Setup of yarrow:
Design systolic_array, start of the top module:
module systolic_array #(
  parameter integer ARRAY_N               = 4,
  parameter integer ARRAY_M               = 2,
  parameter integer PMAX                  = 8,
  parameter integer PMIN                  = 2,
  parameter integer ACT_WIDTH             = ARRAY_N * PMAX * (PMAX/PMIN),
  parameter integer WGT_WIDTH             = ARRAY_M * ARRAY_N * PMAX * (PMAX/PMIN),
  parameter integer ACCUMULATOR_WIDTH     = 4 * PMAX,
  parameter integer OUT_WIDTH             = ARRAY_M * ACCUMULATOR_WIDTH,
  parameter integer MODE_WIDTH            = $clog2(PMAX/PMIN) * 2
) (
  input  wire                               clk,
  input  wire                               reset,
  input  wire                               out_valid,
  input  wire                               acc_clear,
  input  wire        [ ACT_WIDTH  -1 : 0 ]  activation_in,
  input  wire        [ WGT_WIDTH  -1 : 0 ]  weight_in,
  input  wire        [ MODE_WIDTH -1 : 0 ]  mode,
  output wire        [ OUT_WIDTH  -1 : 0 ]  activation_out,
  output wire                               activation_valid
);
For scale: ~460 I/O pins.
Settings: LEC_CHECK=0, CAP_MARGIN=20, CORE_ASPECT_RATIO=0.64, CORE_MARGIN=2, CORE_UTILIZATION=60, CTS_CLUSTER_SIZE=61, MAX_ROUTING_LAYER=met4, PLACE_DENSITY_LB_ADDON=0.02, SETUP_SLACK_MARGIN=0.42, SLEW_MARGIN=35, TNS_END_PERCENT=5; clock period 6.04 ns.
run.sh (not shown) runs the stock make flow with config.mk's settings and CLKGATE_MAP_FILE=.
Layout checks on yarrow: not met. Flow itself completed; violations: negative setup slack.
Edits applied to the flow inputs when going from yarrow to raven:
Settings: a deleted CORE_ASPECT_RATIO that had been 0.64; a change of SLEW_MARGIN from 35 to 20; a change of SETUP_SLACK_MARGIN from 0.42 to 2.49; a deleted CTS_CLUSTER_SIZE that had been 61; a deleted PLACE_DENSITY_LB_ADDON that had been 0.02; a deleted MAX_ROUTING_LAYER that had been met4; a change of CORE_UTILIZATION from 60 to 72; a deleted TNS_END_PERCENT that had been 5; a change of the clock period (ns, I/O delays scaled along) from 6.04 to 8.61.
Per the comparison of raven with yarrow, die boundary width now smaller; placed cell area now smaller; total core area now smaller; last weighted congestion value of the routability-driven placer now larger; total instance count after detailed placement now smaller.
Flow for raven halted at 4_1_cts, error code DPL-0038.
Per the comparison of raven with yarrow, die area has decreased, HPWL after detailed placement has increased, minimum setup slack after placement has increased, effective utilization at floorplan has increased, number of placement rows has increased.
Synthesized netlist cell count delta (yarrow -> raven): insignificant
[inputs] fjord vs raven
Settings: CTS_CLUSTER_SIZE now 36, previously not set; SETUP_SLACK_MARGIN now 1.05, was 2.49; the clock period (ns, I/O delays scaled along) now 10.6, was 8.61.
--- outcome ---
As the logs show, fjord stopped at 5_1_grt after a tool error, so it never reached the end of the flow.
The lower worst slack at placement came out of raven.
raven -> fjord: final weighted congestion in routability-driven placement decreased slightly
In fjord, cell count after placement is lower than in raven.
HPWL after detailed placement went down by more than 10% going from raven to fjord.
[compare] base=raven new=fjord: cell area after placement moved down; overall die area level.
### fjord -> onyx
Settings: clearing SETUP_SLACK_MARGIN, which used to be 1.05; swapping 72 for 40 in CORE_UTILIZATION; clearing CTS_CLUSTER_SIZE, which used to be 36; swapping 10.6 for 11.0 in the clock period (ns, I/O delays scaled along).
Findings:
- onyx: PASS, flow complete, no timing, DRC or antenna violations
- Diff onyx..fjord | unique cell type count in the Yosys netlist | unchanged
- Core utilization at floorplan: onyx and fjord compared, higher one is fjord
- onyx: core region area is 81% higher than what fjord reported.
- fjord → onyx: number of placed cells counting well taps grew by 1112; detailed-placement wirelength estimate shrank by about 0.8%; number of buffers added for setup after CTS shrank by 107.
- Re number of buffers inserted by port buffering: no difference whatsoever between onyx and fjord.
- Die area delta (onyx − fjord): unfavourable
Edits applied to the flow inputs when going from onyx to quartz:
Settings: a change of CORE_UTILIZATION from 40 to 27; a change of the clock period (ns, I/O delays scaled along) from 11.0 to 10.9.
- Origin of the worst setup path: weight_in[237] -> quartz, mode[0] -> onyx
- Cell with the largest stage delay on the worst path = fa_1: quartz; cell with the largest stage delay on the worst path = or4_4: onyx
- quartz vs. onyx: average detailed-routed wire length per instance went down by about 8%.
- Going from onyx to quartz, number of vias per cell after detailed routing -about 10%.
Here is what was changed in the inputs of amber compared with quartz.
Settings: a change of CORE_UTILIZATION from 27 to 72; an added PLACE_DENSITY of 0.4; a change of the clock period (ns, I/O delays scaled along) from 10.9 to 10.0.
--- outcome ---
- Tool error GRT-0116 stopped amber during 5_1_grt; no final results.
- quartz ran to completion and came out clean on the timing, design-rule and antenna checks.
- Relative to quartz, the die span in y measured on amber has decreased by more than a quarter.
- NOTE total clock buffers created by CTS quartz->amber decreased by a little under 10%
- amber ended up with a higher effective utilization at floorplan than quartz did.
- amber vs. quartz: post-placement worst setup slack went down by 0.62 ns; area enclosed by the die boundary fell about 60%.

## build 96
Starting RTL as in the previous note.
clock: 10.0 ns
lec_check: 0
cap_margin: 20
core_margin: 2
core_utilization: 71
cts_cluster_size: 100
slew_margin: 20
Build 96 did not finish; the tool stopped in global routing with error GRT-0232.
Inputs modified between build 96 and build 24:
- removing CTS_CLUSTER_SIZE (formerly 100)
- changing CORE_UTILIZATION from 71 to 62
- changing the clock period (ns, I/O delays scaled along) from 10.0 to 9.12
--- outcome ---
- [flow] build 24 | stages: complete | final checks: fail | reason: negative setup slack
- | post-synthesis share of cell area spent on full adders, half adders and majority gates | build 24 vs build 96 | ≈ equal |
- Diff build 96 -> build 24: buffers inserted during post-CTS setup optimization higher, post-cts repair resize count higher, die outline area higher, final RePlAce weighted congestion lower.
- Higher core box area among build 96 and build 24: build 24
- The number of enable flip-flop cells was comparable across build 96 and build 24.
- Relative to build 96, number of buffers added by the clock tree synthesis step has gone up in build 24.
- Taking build 96 as the reference point, the post-placement cell count of build 24 rises by 446.
- Going from build 96 to build 24, starting density of the core shrinks by 9.2 points.
> inputs changed (build 24 -> build 75)
- a change of CORE_UTILIZATION from 62 to 66
- an added SETUP_SLACK_MARGIN of 1.05
- an added CTS_CLUSTER_SIZE of 35
- a change of the clock period (ns, I/O delays scaled along) from 9.12 to 10.6
Notes after the runs:
Build 75 did not make it past global routing, where a tool error ended it.
Across both runs, die area was lower for build 75 than for build 24.
Build 75 has number of gates resized after CTS below what build 24 had.
The count of standard-cell rows of build 75 falls short of that of build 24 by 3.0%.
Relative to build 24, the HPWL after detailed placement of build 75 is higher by 11 mm.
Of build 24 and build 75, the higher placeable core region belongs to build 24.
Input changes introduced in build 35 (baseline for comparison: build 75):
- CTS_CLUSTER_SIZE no longer set, was 35
- SETUP_SLACK_MARGIN now 2.0, was 1.05
- CORE_UTILIZATION now 58, was 66
- the clock period (ns, I/O delays scaled along) now 7.98, was 10.6
Diff build 75 and build 35: total of cells resized after clock tree synthesis higher in build 35
Build 35 -> build 75: tally of unique sky130hd cells used after synthesis delta 0, exact match
Build 35 vs build 75, number of cells after detailed placement went up by 1,051.
Looking only at die area, and setting everything else aside, the higher value of build 75 and build 35 goes to build 35.
Area of the core was higher in build 35 than in build 75.
Taking build 75 as the reference, in build 35 placed cell area went up; HPWL reported at the end of detailed placement held; global placer's final weighted congestion shows a reduction of 2.8%.
The runs compared here, build 75 and build 35, all ended either early or with open violations.
Input-level comparison between build 97 and build 35:
- SETUP_SLACK_MARGIN no longer set, was 2.0
- CORE_UTILIZATION now 40, was 58
- the clock period (ns, I/O delays scaled along) now 10.9, was 7.98
==> comparison <==
- Looking at the reports, build 97 completed the entire flow and the layout it produced met the timing, design-rule and antenna checks.
- On count of nets after finishing: between build 35 and build 97, it ends up lower for build 97.
- Taking build 35 as the reference, in build 97 total congestion overflow after global routing closely matched the old numbers, total negative slack increased by 90.80 ns relative to the old numbers, total routed wire length on the met1 layer increased by about 8% relative to the old numbers, post-place setup slack increased by 1.56 ns relative to the old numbers.

Starting RTL as in the previous note.
==> flow/config.mk <==
export PLATFORM = sky130hd
export DESIGN_NAME = systolic_array
export DESIGN_NICKNAME = systolic_array
export VERILOG_FILES = /design/flow/design.v
export SDC_FILE = /design/flow/constraint.sdc
export NUM_CORES = 4
export LEC_CHECK = 0
export ABC_AREA = 1
export CAP_MARGIN = 20
export CORE_MARGIN = 2
export CORE_UTILIZATION = 72
export PLACE_DENSITY = 0.38
export SETUP_SLACK_MARGIN = 0.89
export SLEW_MARGIN = 20
export TNS_END_PERCENT = 5
==> flow/constraint.sdc <==
create_clock -name core_clock -period 4.82 [get_ports {clk}]
set_input_delay 0.9640 -clock core_clock [delete_from_list [all_inputs] [get_ports {clk}]]
set_output_delay 0.9640 -clock core_clock [all_outputs]
set_load 0.01 [all_outputs]
The starting point never finished: it broke off in clock tree synthesis (4_1_cts).
==> next run, changes <==
--- a/flow/config.mk
+++ b/flow/config.mk
@@ -7,9 +7,5 @@
 export LEC_CHECK = 0
-export ABC_AREA = 1
 export CAP_MARGIN = 20
 export CORE_MARGIN = 2
-export CORE_UTILIZATION = 72
-export PLACE_DENSITY = 0.38
-export SETUP_SLACK_MARGIN = 0.89
+export CORE_UTILIZATION = 58
 export SLEW_MARGIN = 20
-export TNS_END_PERCENT = 5
==> flow/constraint.sdc (replaced) <==
create_clock -name core_clock -period 8.61 [get_ports {clk}]
set_input_delay 1.7220 -clock core_clock [delete_from_list [all_inputs] [get_ports {clk}]]
set_output_delay 1.7220 -clock core_clock [all_outputs]
set_load 0.01 [all_outputs]
- The changed run finished but fails on negative setup slack
- die size grows by about 20%
- area after synthesis drops by about 4%
- synthesized cell count fell by about 15%
==> next run, changes <==
--- a/flow/config.mk
+++ b/flow/config.mk
@@ -9,3 +9,5 @@
 export CORE_MARGIN = 2
-export CORE_UTILIZATION = 58
+export CORE_UTILIZATION = 66
+export CTS_CLUSTER_SIZE = 51
+export SETUP_SLACK_MARGIN = 1.05
 export SLEW_MARGIN = 20
==> flow/constraint.sdc (replaced) <==
create_clock -name core_clock -period 10.6 [get_ports {clk}]
set_input_delay 2.1200 -clock core_clock [delete_from_list [all_inputs] [get_ports {clk}]]
set_output_delay 2.1200 -clock core_clock [all_outputs]
set_load 0.01 [all_outputs]
With this change the flow never finished: it broke off in global routing (5_1_grt) (ODB-0269).
Synthesized area is unchanged.
Die size falls by roughly a tenth.
Synthesized cell count is unchanged.
==> next run, changes <==
--- a/flow/config.mk
+++ b/flow/config.mk
@@ -9,5 +9,4 @@
 export CORE_MARGIN = 2
-export CORE_UTILIZATION = 66
-export CTS_CLUSTER_SIZE = 51
-export SETUP_SLACK_MARGIN = 1.05
+export CORE_UTILIZATION = 72
+export PLACE_DENSITY = 0.38
 export SLEW_MARGIN = 20
==> flow/constraint.sdc (replaced) <==
create_clock -name core_clock -period 4.82 [get_ports {clk}]
set_input_delay 0.9640 -clock core_clock [delete_from_list [all_inputs] [get_ports {clk}]]
set_output_delay 0.9640 -clock core_clock [all_outputs]
set_load 0.01 [all_outputs]
Outcome: With this change the flow did not get past clock tree synthesis (4_1_cts); die size falls by a little under a tenth; synthesized cell count is unchanged; synthesized area does not change.

Starting RTL as in the previous note.
export LEC_CHECK = 0
export CAP_MARGIN = 20
export CORE_ASPECT_RATIO = 0.64
export CORE_MARGIN = 2
export CORE_UTILIZATION = 60
export CTS_CLUSTER_SIZE = 61
export MAX_ROUTING_LAYER = met4
export PLACE_DENSITY_LB_ADDON = 0.02
export SETUP_SLACK_MARGIN = 0.37
export SLEW_MARGIN = 35
export TNS_END_PERCENT = 5
create_clock -name core_clock -period 6.04 [get_ports {clk}]
The starting point produced a layout that fails on setup timing.
==> next run, changes <==
CORE_ASPECT_RATIO = 1.78   (was 0.64)
CORE_UTILIZATION = 72   (was 60)
CTS_CLUSTER_SIZE = 100   (was 61)
PLACE_DENSITY_LB_ADDON = 0.25   (was 0.02)
SETUP_SLACK_MARGIN = not set   (was 0.37)
TNS_END_PERCENT = 30   (was 5)
clock period = 10.0 ns   (was 6.04 ns; I/O delays follow)
What happened:
- The changed run aborted during 5_1_grt with GRT-0116
- die area went down by 16%
- area after synthesis stays the same
- synthesized cell count does not change
==> next run, changes <==
ABC_AREA = 1   (was not set)
CORE_ASPECT_RATIO = not set   (was 1.78)
CTS_CLUSTER_SIZE = not set   (was 100)
MAX_ROUTING_LAYER = not set   (was met4)
PLACE_DENSITY = 0.38   (was not set)
PLACE_DENSITY_LB_ADDON = not set   (was 0.25)
SLEW_MARGIN = 20   (was 35)
TNS_END_PERCENT = 5   (was 30)
clock period = 3.99 ns   (was 10.0 ns; I/O delays follow)
After rerunning: The changed run never finished: it broke off in 4_1_cts; synthesized area went up by about 4%; synthesized cell count went up by 17%; die size went up by 3.9%.

systolic_array again, from the RTL that the note above started with.
clock: 11.0 ns
lec_check: 0
cap_margin: 20
core_margin: 2
core_utilization: 40
gpl_routability_driven: 0
hold_slack_margin: 0.26
slew_margin: 20
tns_end_percent: 70
Edit:
Settings changed: CAP_MARGIN 20 to 15, CORE_UTILIZATION 40 to 23, GPL_TIMING_DRIVEN set to 0, PLACE_DENSITY_LB_ADDON set to 0.09, SETUP_SLACK_MARGIN set to 2.83, SLEW_MARGIN 20 to 15.
What happened: Wire length goes up by 65%; design area goes up by 6.3%; utilization goes down by 19 points.
Edit:
Settings changed: CAP_MARGIN 15 to 20, CORE_UTILIZATION 23 to 67, GPL_ROUTABILITY_DRIVEN 0 to not set, GPL_TIMING_DRIVEN 0 to not set, HOLD_SLACK_MARGIN 0.26 to not set, PLACE_DENSITY_LB_ADDON 0.09 to not set, SETUP_SLACK_MARGIN 2.83 to not set, SLEW_MARGIN 15 to 20, TNS_END_PERCENT 70 to not set.
Clock period 11.0 ns to 9.73 ns, I/O delays scaled along.
What happened: This time the run died in global routing; synthesized area is unchanged; die size shrinks by 65%; synthesized cell count stays the same.
Edit:
Settings changed: CAP_MARGIN 20 to 0, CORE_UTILIZATION 67 to 70, CTS_CLUSTER_SIZE set to 33.
After rerunning: The new run did not get past global routing on GRT-0232; synthesized cell count stays the same; area after synthesis stays the same; die size shrinks by a few percent.
Edit:
Settings changed: CORE_UTILIZATION 70 to 67.
Clock period 9.73 ns to 9.02 ns, I/O delays scaled along.
The new run died in global routing. Area after synthesis stays the same. Die size is higher by 4.4%. Synthesized cell count does not change.

run 1:
systolic_array again, from the RTL that the note above started with.
Settings: LEC_CHECK=0, CAP_MARGIN=20, CORE_ASPECT_RATIO=1.18, CORE_MARGIN=2, CORE_UTILIZATION=40, CTS_CLUSTER_SIZE=79, GPL_ROUTABILITY_DRIVEN=0, MAX_ROUTING_LAYER=met4, PLACE_DENSITY_LB_ADDON=0.1, SETUP_SLACK_MARGIN=2.53, SLEW_MARGIN=25, TNS_END_PERCENT=35; clock period 19.1 ns.
Run 1 finished end to end and its layout was clean on timing, DRC and antenna.
Changes in run 2 relative to run 1:
- putting CELL_PAD_IN_SITES_GLOBAL_PLACEMENT at 2 where nothing was set
- swapping 40 for 63 in CORE_UTILIZATION
- swapping 2 for 10 in CORE_MARGIN
[summary]
FAIL run 2 @ 3_1_place_gp_skip_io: tool exited with error. Between run 1 and run 2, the part of the Yosys area used for sequential elements does not differ in any meaningful way. As far as number of storage elements in the synthesis netlist goes, run 1 and run 2 are indistinguishable; the numbers are identical. Comparing run 1 and run 2, the lower horizontal die size was measured on run 2. The count of standard-cell rows in run 2 is 0.79 times that in run 1. Reported for run 1 and run 2, synthesized netlist net count turned out identical to the last digit. As far as summed standard-cell area reported by yosys goes, run 1 and run 2 are indistinguishable; the numbers are identical. Between run 1 and run 2, core area is lower for run 2, run 1 comes in above that. Die area: run 2 vs run 1 down about 30%. Effective utilization at floorplan in run 2 is 23 points higher than in run 1. Synthesized area came out exactly the same in run 1 and run 2. What run 1 reported for die span in y has to be multiplied by 0.831 to get the figure for run 2.
